==> flow/design.v (excerpt) <==
module riscv_cpu(
	input  rst,
	input  clk,
	output reg [31:0] PC,
	output Inst_Req_Valid,
	input Inst_Req_Ack,
	input  [31:0] Instruction,
	input Inst_Valid,
	output Inst_Ack,
	output [31:0] Address,
	output MemWrite,
	output [31:0] Write_data,
	output [3:0] Write_strb,
	output MemRead,
	input Mem_Req_Ack,
	input  [31:0] Read_data,
	input Read_data_Valid,
	output Read_data_Ack
);
reg [31:0] IR ;
reg [31:0] MDR;
reg [31:0] PC_reg;
reg [31:0] ALU_reg;
reg [31:0] RF_reg1;
reg [31:0] RF_reg2;
wire RegWrite_Valid;
wire MemRead_Valid ;
wire MemWrite_Valid;
wire [31:0] ALUResult;
wire        zero     ;
wire [31:0] PCset   ;
wire [31:0] PCadd4  ;
wire [31:0] PCoffset;
wire [31:0] signextend_out;
wire [31:0] zeroextend_out;
wire [31:0] shiftleft2_out;
wire [31:0]sext;
wire [31:0]sext_b;
wire [31:0]sext_u;
wire [9:0]ALUOp;
wire [2:0]ALUSrcA;
wire [2:0]ALUSrcB;
wire [3:0]RegSrc;
wire [1:0]Branch;
wire      Reg_Write;   
wire      RegWrite;
wire      BranchPerf;
wire [7:0]MemSrc;
wire      DataRead; 
wire      PCWrite;
wire      IRWrite;
  ...
export LEC_CHECK = 0
export ABC_AREA = 1
export CAP_MARGIN = 20
export CORE_ASPECT_RATIO = 0.5
export CORE_MARGIN = 2
export CORE_UTILIZATION = 72
export CTS_CLUSTER_DIAMETER = 394
export CTS_CLUSTER_SIZE = 98
export SLEW_MARGIN = 20
export TNS_END_PERCENT = 5
create_clock -name core_clock -period 2.71 [get_ports {clk}]
run.sh (not shown) runs the stock make flow with config.mk's settings and CLKGATE_MAP_FILE=.
The baseline failed in global routing (5_1_grt).
Rerun with:
- CAP_MARGIN: 20 -> 30
- CORE_ASPECT_RATIO: 0.5 -> not set
- CORE_UTILIZATION: 72 -> 40
- CTS_CLUSTER_DIAMETER: 394 -> not set
- CTS_CLUSTER_SIZE: 98 -> 14
- TNS_END_PERCENT: 5 -> not set
- clock period: 2.71 -> 8.5 ns (I/O delays scaled with it)
=> Now the flow completed with no timing, DRC or antenna violations. Synthesized cell count stays the same. Die size came out higher by 79%. Area after synthesis is unchanged.
Rerun with:
- ABC_AREA: 1 -> not set
- CAP_MARGIN: 30 -> 20
- CORE_UTILIZATION: 40 -> 66
- CTS_CLUSTER_SIZE: 14 -> not set
- MAX_ROUTING_LAYER: not set -> met4
- SETUP_SLACK_MARGIN: not set -> 0.83
- clock period: 8.5 -> 7.02 ns (I/O delays scaled with it)
Outcome:
- The changed run failed in global routing (5_1_grt)
- die area went down by 41%
- area after synthesis went down by 3.2%
- synthesized cell count went down by 38%
Rerun with:
- CORE_UTILIZATION: 66 -> 40
- MAX_ROUTING_LAYER: met4 -> not set
- SETUP_SLACK_MARGIN: 0.83 -> not set
- clock period: 7.02 -> 8.04 ns (I/O delays scaled with it)
This time the run ran to the end with violations: antenna rules; area after synthesis stays the same; synthesized cell count is unchanged; die size rises by 64%.

## job 3979
riscv_cpu again, from the RTL that the note above started with.
make LEC_CHECK=0 CAP_MARGIN=40 CELL_PAD_IN_SITES_DETAIL_PLACEMENT=0 CORE_MARGIN=2 CORE_UTILIZATION=58 MIN_ROUTING_LAYER=met1 PLACE_DENSITY_LB_ADDON=0.04 SETUP_SLACK_MARGIN=1.47 SLEW_MARGIN=20 TNS_END_PERCENT=70 finish   # period 5.17 ns
STATUS run=job 3979 STAGES=ALL_DONE FINAL_CHECKS=FAILED CAUSE=negative setup slack
Changes in job 4627 relative to job 3979:
Settings: clearing TNS_END_PERCENT, which used to be 70; swapping 40 for 20 in CAP_MARGIN; clearing MIN_ROUTING_LAYER, which used to be met1; clearing CELL_PAD_IN_SITES_DETAIL_PLACEMENT, which used to be 0; clearing SETUP_SLACK_MARGIN, which used to be 1.47; swapping 58 for 40 in CORE_UTILIZATION; clearing PLACE_DENSITY_LB_ADDON, which used to be 0.04; swapping 5.17 for 5.92 in the clock period (ns, I/O delays scaled along).
==> comparison <==
Job 4627 finished all stages; layout check result: FAIL, due to negative setup slack. Post-route fraction of the period consumed by the critical path down 17 points in job 4627 wrt job 3979. Delta (job 4627 minus job 3979): overall power after layout went down by about 15%; worst hold slack was more or less identical. The higher first-pass GRT wire length of job 4627 and job 3979 is in job 3979. Going from job 3979 to job 4627, the die area was enlarged. | non-clock buffering overhead in the final layout | job 4627 vs job 3979 | 2.3 points lower |. On synthesized cell count, job 4627 and job 3979 are basically level. Going from job 3979 to job 4627, post-route minimum period shrinks by 76 ps. Run comparison: job 4627 beginning of the critical path PC[3]; job 3979 beginning of the critical path Control.current_state[1]. Compared with job 3979, in job 4627 final non-filler cell total now sits higher; core occupancy in the finished layout now sits lower.
Relative to job 4627, the following input files were edited for job 6037:
Settings: putting SETUP_SLACK_MARGIN at -0.38 where nothing was set; swapping 40 for 64 in CORE_UTILIZATION; putting MAX_ROUTING_LAYER at met4 where nothing was set; swapping 5.92 for 5.72 in the clock period (ns, I/O delays scaled along).
Findings:
- The top-level port count of job 4627 and that of job 6037 are within noise of each other.
- Job 6037 terminated abnormally: global routing reported GRT-0116.
- Diff job 6037..job 4627 | H-tree depth | negligible
- | placed wire-length estimate after detailed placement | lower: job 6037 |
- [job 6037] pre-CTS setup slack fell 730 ps relative to job 4627
- Setup fix buffers added after clock tree synthesis delta for job 6037 relative to job 4627: 49 higher
- Relative to job 4627, the number of buffers created by CTS measured on job 6037 has decreased by a little under 10%.
- Job 6037 — total of cells resized after clock tree synthesis 260% higher, job 4627 as reference
- Final weighted congestion in routability-driven placement in job 6037 is 15% above job 4627.
- Relative to job 4627, the die area measured on job 6037 has decreased by more than a quarter.
- Initial core utilization, job 4627 and job 6037: higher on job 6037
- Looking at core region area across job 4627 and job 6037, the one that comes out higher is job 4627.

riscv_cpu again, from the RTL that the note above started with.
// riscv_cpu
module riscv_cpu(
	input  rst,
	input  clk,
	output reg [31:0] PC,
	output Inst_Req_Valid,
	input Inst_Req_Ack,
	input  [31:0] Instruction,
	input Inst_Valid,
	output Inst_Ack,
	output [31:0] Address,
	output MemWrite,
	output [31:0] Write_data,
	output [3:0] Write_strb,
	output MemRead,
	input Mem_Req_Ack,
	input  [31:0] Read_data,
	input Read_data_Valid,
	output Read_data_Ack
);
export LEC_CHECK = 0
export CAP_MARGIN = 20
export CORE_MARGIN = 2
export CORE_UTILIZATION = 57
export SETUP_SLACK_MARGIN = 0.96
export SLEW_MARGIN = 20
create_clock -name core_clock -period 5.43 [get_ports {clk}]
The baseline finished with setup timing left.
Change:
- CTS_CLUSTER_SIZE: not set -> 34
- HOLD_SLACK_MARGIN: not set -> 0.27
- clock period: 5.43 -> 4.7 ns (I/O delays scaled with it)
What happened: The changed run finished but failed the layout checks on setup timing; power rises by 15%; combinational power rises by 22%; cell count rises by about 0.7%; area after synthesis is unchanged; clock skew rises by 0.0056 ns; count of clock-buffer cells in the layout falls by 2; routed wire length rises by 4.8%; final area rises by about 1.7%.
Change:
- CTS_CLUSTER_SIZE: 34 -> not set
- HOLD_SLACK_MARGIN: 0.27 -> not set
- SETUP_SLACK_MARGIN: 0.96 -> 0.83
- clock period: 4.7 -> 4.46 ns (I/O delays scaled with it)
What happened:
- The new run reached the layout checks and failed them: setup timing
- maximum frequency drops by 1.5%
- worst setup slack gets worse by 0.34 ns
- via count goes up by 3.5%
- cell area grows by 1.5%
- non-clock buffer count climbs by 80
- sequential power came out higher by about 6%
- global-route usage is higher by 2.4 points
Change:
- CORE_UTILIZATION: 57 -> 66
- MAX_ROUTING_LAYER: not set -> met4
- clock period: 4.46 -> 7.03 ns (I/O delays scaled with it)
Result: With this change the flow stopped in global routing (5_1_grt) with GRT-0232. Area after synthesis does not change. Die area falls by about 13%. Synthesized cell count stays the same.
Change:
- CORE_UTILIZATION: 66 -> 61
- CTS_CLUSTER_SIZE: not set -> 36
- HOLD_SLACK_MARGIN: not set -> 0.27
- MAX_ROUTING_LAYER: met4 -> not set
- SETUP_SLACK_MARGIN: 0.83 -> 0.96
- clock period: 7.03 -> 5.43 ns (I/O delays scaled with it)
Result:
- The new run stopped in global routing (5_1_grt)
- synthesized area stays the same
- synthesized cell count is unchanged
- die area climbs by 8.1%
Change:
- CORE_UTILIZATION: 61 -> 40
- CTS_CLUSTER_SIZE: 36 -> not set
- HOLD_SLACK_MARGIN: 0.27 -> not set
- SETUP_SLACK_MARGIN: 0.96 -> not set
- clock period: 5.43 -> 8.5 ns (I/O delays scaled with it)
Result: This time the run produced a clean layout; synthesized area stays the same; synthesized cell count stays the same; die area increases by 52%.

## 11-24
Starting RTL as in the previous note.
Settings: LEC_CHECK=0, ABC_AREA=1, CAP_MARGIN=30, CELL_PAD_IN_SITES_DETAIL_PLACEMENT=1, CELL_PAD_IN_SITES_GLOBAL_PLACEMENT=0, CORE_ASPECT_RATIO=1.62, CORE_MARGIN=2, CORE_UTILIZATION=40, CTS_CLUSTER_DIAMETER=186, CTS_CLUSTER_SIZE=18, PLACE_DENSITY_LB_ADDON=0.01, SLEW_MARGIN=35, TNS_END_PERCENT=70; clock period 4.59 ns.
Layout checks on 11-24: not met. Flow itself completed; violations: negative setup slack.
What 01-06 does differently from 11-24 at the input level:
Settings: a change of SLEW_MARGIN from 35 to 20; a deleted CORE_ASPECT_RATIO that had been 1.62; a change of CORE_UTILIZATION from 40 to 11; a deleted CTS_CLUSTER_SIZE that had been 18; a deleted TNS_END_PERCENT that had been 70; a deleted CTS_CLUSTER_DIAMETER that had been 186; a deleted CELL_PAD_IN_SITES_GLOBAL_PLACEMENT that had been 0; a deleted ABC_AREA that had been 1; a deleted CELL_PAD_IN_SITES_DETAIL_PLACEMENT that had been 1; a change of CAP_MARGIN from 30 to 20; a deleted PLACE_DENSITY_LB_ADDON that had been 0.01; a change of the clock period (ns, I/O delays scaled along) from 4.59 to 10.6.
==> results <==
01-06 completed; timing, DRC and antenna clean. Relative to 11-24, final cell count has increased by about 15% in 01-06. What 11-24 reported for CTS buffer count has to be multiplied by 1.7 to get the figure for 01-06. Worst setup slack: 01-06 better than 11-24. Timing startpoint of the critical path = PC[3]$_SDFFE_PP0P_: 11-24; timing startpoint of the critical path = IR[26]$_DFFE_PP_: 01-06. Length in cells of the worst reg-to-reg path ended up 29% lower on 01-06 than on 11-24. [diff] die area, 01-06 relative to 11-24: regression. Compared with 11-24, 01-06 shows final total power that has gone down by more than half. Switching power as a share of total power is lower on 01-06. Higher required time of the critical path among 11-24 and 01-06: 01-06. Register fraction of the total cell area ends up higher on 01-06.

Starting RTL as in the previous note.
==> flow/config.mk <==
export PLATFORM = sky130hd
export DESIGN_NAME = riscv_cpu
export DESIGN_NICKNAME = riscv_cpu
export VERILOG_FILES = /design/flow/design.v
export SDC_FILE = /design/flow/constraint.sdc
export NUM_CORES = 4
export LEC_CHECK = 0
export ABC_AREA = 1
export CAP_MARGIN = 30
export CELL_PAD_IN_SITES_DETAIL_PLACEMENT = 1
export CELL_PAD_IN_SITES_GLOBAL_PLACEMENT = 3
export CORE_ASPECT_RATIO = 1.35
export CORE_MARGIN = 3
export CORE_UTILIZATION = 68
export MAX_ROUTING_LAYER = met4
export MIN_ROUTING_LAYER = met2
export PLACE_DENSITY = 0.4
export SETUP_SLACK_MARGIN = -0.2
export SLEW_MARGIN = 20
==> flow/constraint.sdc <==
create_clock -name core_clock -period 7.5 [get_ports {clk}]
set_input_delay 1.5000 -clock core_clock [delete_from_list [all_inputs] [get_ports {clk}]]
set_output_delay 1.5000 -clock core_clock [all_outputs]
set_load 0.01 [all_outputs]
The starting point failed in global placement without I/O (3_1_place_gp_skip_io).
Rerun with:
Settings changed: ABC_AREA 1 to default, CAP_MARGIN 30 to 20, CELL_PAD_IN_SITES_DETAIL_PLACEMENT 1 to default, CORE_ASPECT_RATIO 1.35 to default, CORE_MARGIN 3 to 2, CORE_UTILIZATION 68 to 40, PLACE_DENSITY 0.4 to default, SETUP_SLACK_MARGIN -0.2 to default.
Clock period 7.5 ns to 8.5 ns, I/O delays scaled along.
Result: With this change the flow completed without violations. Synthesized area decreases by 3.2%. Die size is higher by 62%. Synthesized cell count shrinks by 38%.
Rerun with:
Settings changed: CELL_PAD_IN_SITES_GLOBAL_PLACEMENT 3 to default, CORE_UTILIZATION 40 to 59, MAX_ROUTING_LAYER met4 to default, MIN_ROUTING_LAYER met2 to default, SETUP_SLACK_MARGIN from default to 1.49.
Clock period 8.5 ns to 5.72 ns, I/O delays scaled along.
Outcome: The changed run finished but failed the layout checks on setup timing. Setup slack degrades by 1.1 ns. Cell area came out higher by a little under a tenth. Clock-buffer cell count came out lower by 26. Final cell count stays flat. Clock power came out higher by well over a third. Total power came out higher by well over a third. Global-route usage came out lower by 5.2 points. First-iteration DRC count came out lower by well over a third. Worst hold slack hardly moves. Sequential power came out higher by well over a third.

== run A ==
Starting RTL as in the previous note.
Settings: LEC_CHECK=0, CAP_MARGIN=40, CELL_PAD_IN_SITES_DETAIL_PLACEMENT=0, CORE_MARGIN=2, CORE_UTILIZATION=61, CTS_CLUSTER_SIZE=38, HOLD_SLACK_MARGIN=0.28, MIN_ROUTING_LAYER=met1, PLACE_DENSITY_LB_ADDON=0.01, SETUP_SLACK_MARGIN=1.47, SLEW_MARGIN=20, TNS_END_PERCENT=70; clock period 5.94 ns.
Run A -> stages 100% | layout checks FAIL | setup timing
Here is what was changed in the inputs of run B compared with run A.
# run A
export LEC_CHECK = 0
export CAP_MARGIN = 40
export CELL_PAD_IN_SITES_DETAIL_PLACEMENT = 0
export CORE_MARGIN = 2
export CORE_UTILIZATION = 61
export CTS_CLUSTER_SIZE = 38
export HOLD_SLACK_MARGIN = 0.28
export MIN_ROUTING_LAYER = met1
export PLACE_DENSITY_LB_ADDON = 0.01
export SETUP_SLACK_MARGIN = 1.47
export SLEW_MARGIN = 20
export TNS_END_PERCENT = 70
create_clock -name core_clock -period 5.94 [get_ports {clk}]
# run B
export LEC_CHECK = 0
export CAP_MARGIN = 20
export CORE_MARGIN = 2
export CORE_UTILIZATION = 31
export SLEW_MARGIN = 20
create_clock -name core_clock -period 8.04 [get_ports {clk}]
Notes after the runs:
Run B reached the end of the flow, and the finished layout is clean on the timing, DRC and antenna checks. Relative to run A, the final non-filler cell area measured on run B has decreased by a little under 10%. Summary: starting DRC count in detailed routing, run B better than run A. Non-clock buffer count (higher): run A.
What run C does differently from run B at the input level:
# run B
export LEC_CHECK = 0
export CAP_MARGIN = 20
export CORE_MARGIN = 2
export CORE_UTILIZATION = 31
export SLEW_MARGIN = 20
create_clock -name core_clock -period 8.04 [get_ports {clk}]
# run C
export LEC_CHECK = 0
export CAP_MARGIN = 20
export CORE_MARGIN = 2
export CORE_UTILIZATION = 64
export CTS_CLUSTER_SIZE = 46
export PLACE_DENSITY_LB_ADDON = 0.02
export SETUP_SLACK_MARGIN = 1.49
export SLEW_MARGIN = 20
create_clock -name core_clock -period 5.72 [get_ports {clk}]
### Flow results
No final results exist for run C, since it was stopped by error GRT-0232 during 5_1_grt. Run C does better than run B on standard cell core area. Tally of unique sky130hd cells used after synthesis came out exactly the same in run B and run C. As far as cell count in the Yosys report goes, run C and run B are indistinguishable; the numbers are identical.
Power is estimated from default activity; no workload was simulated.
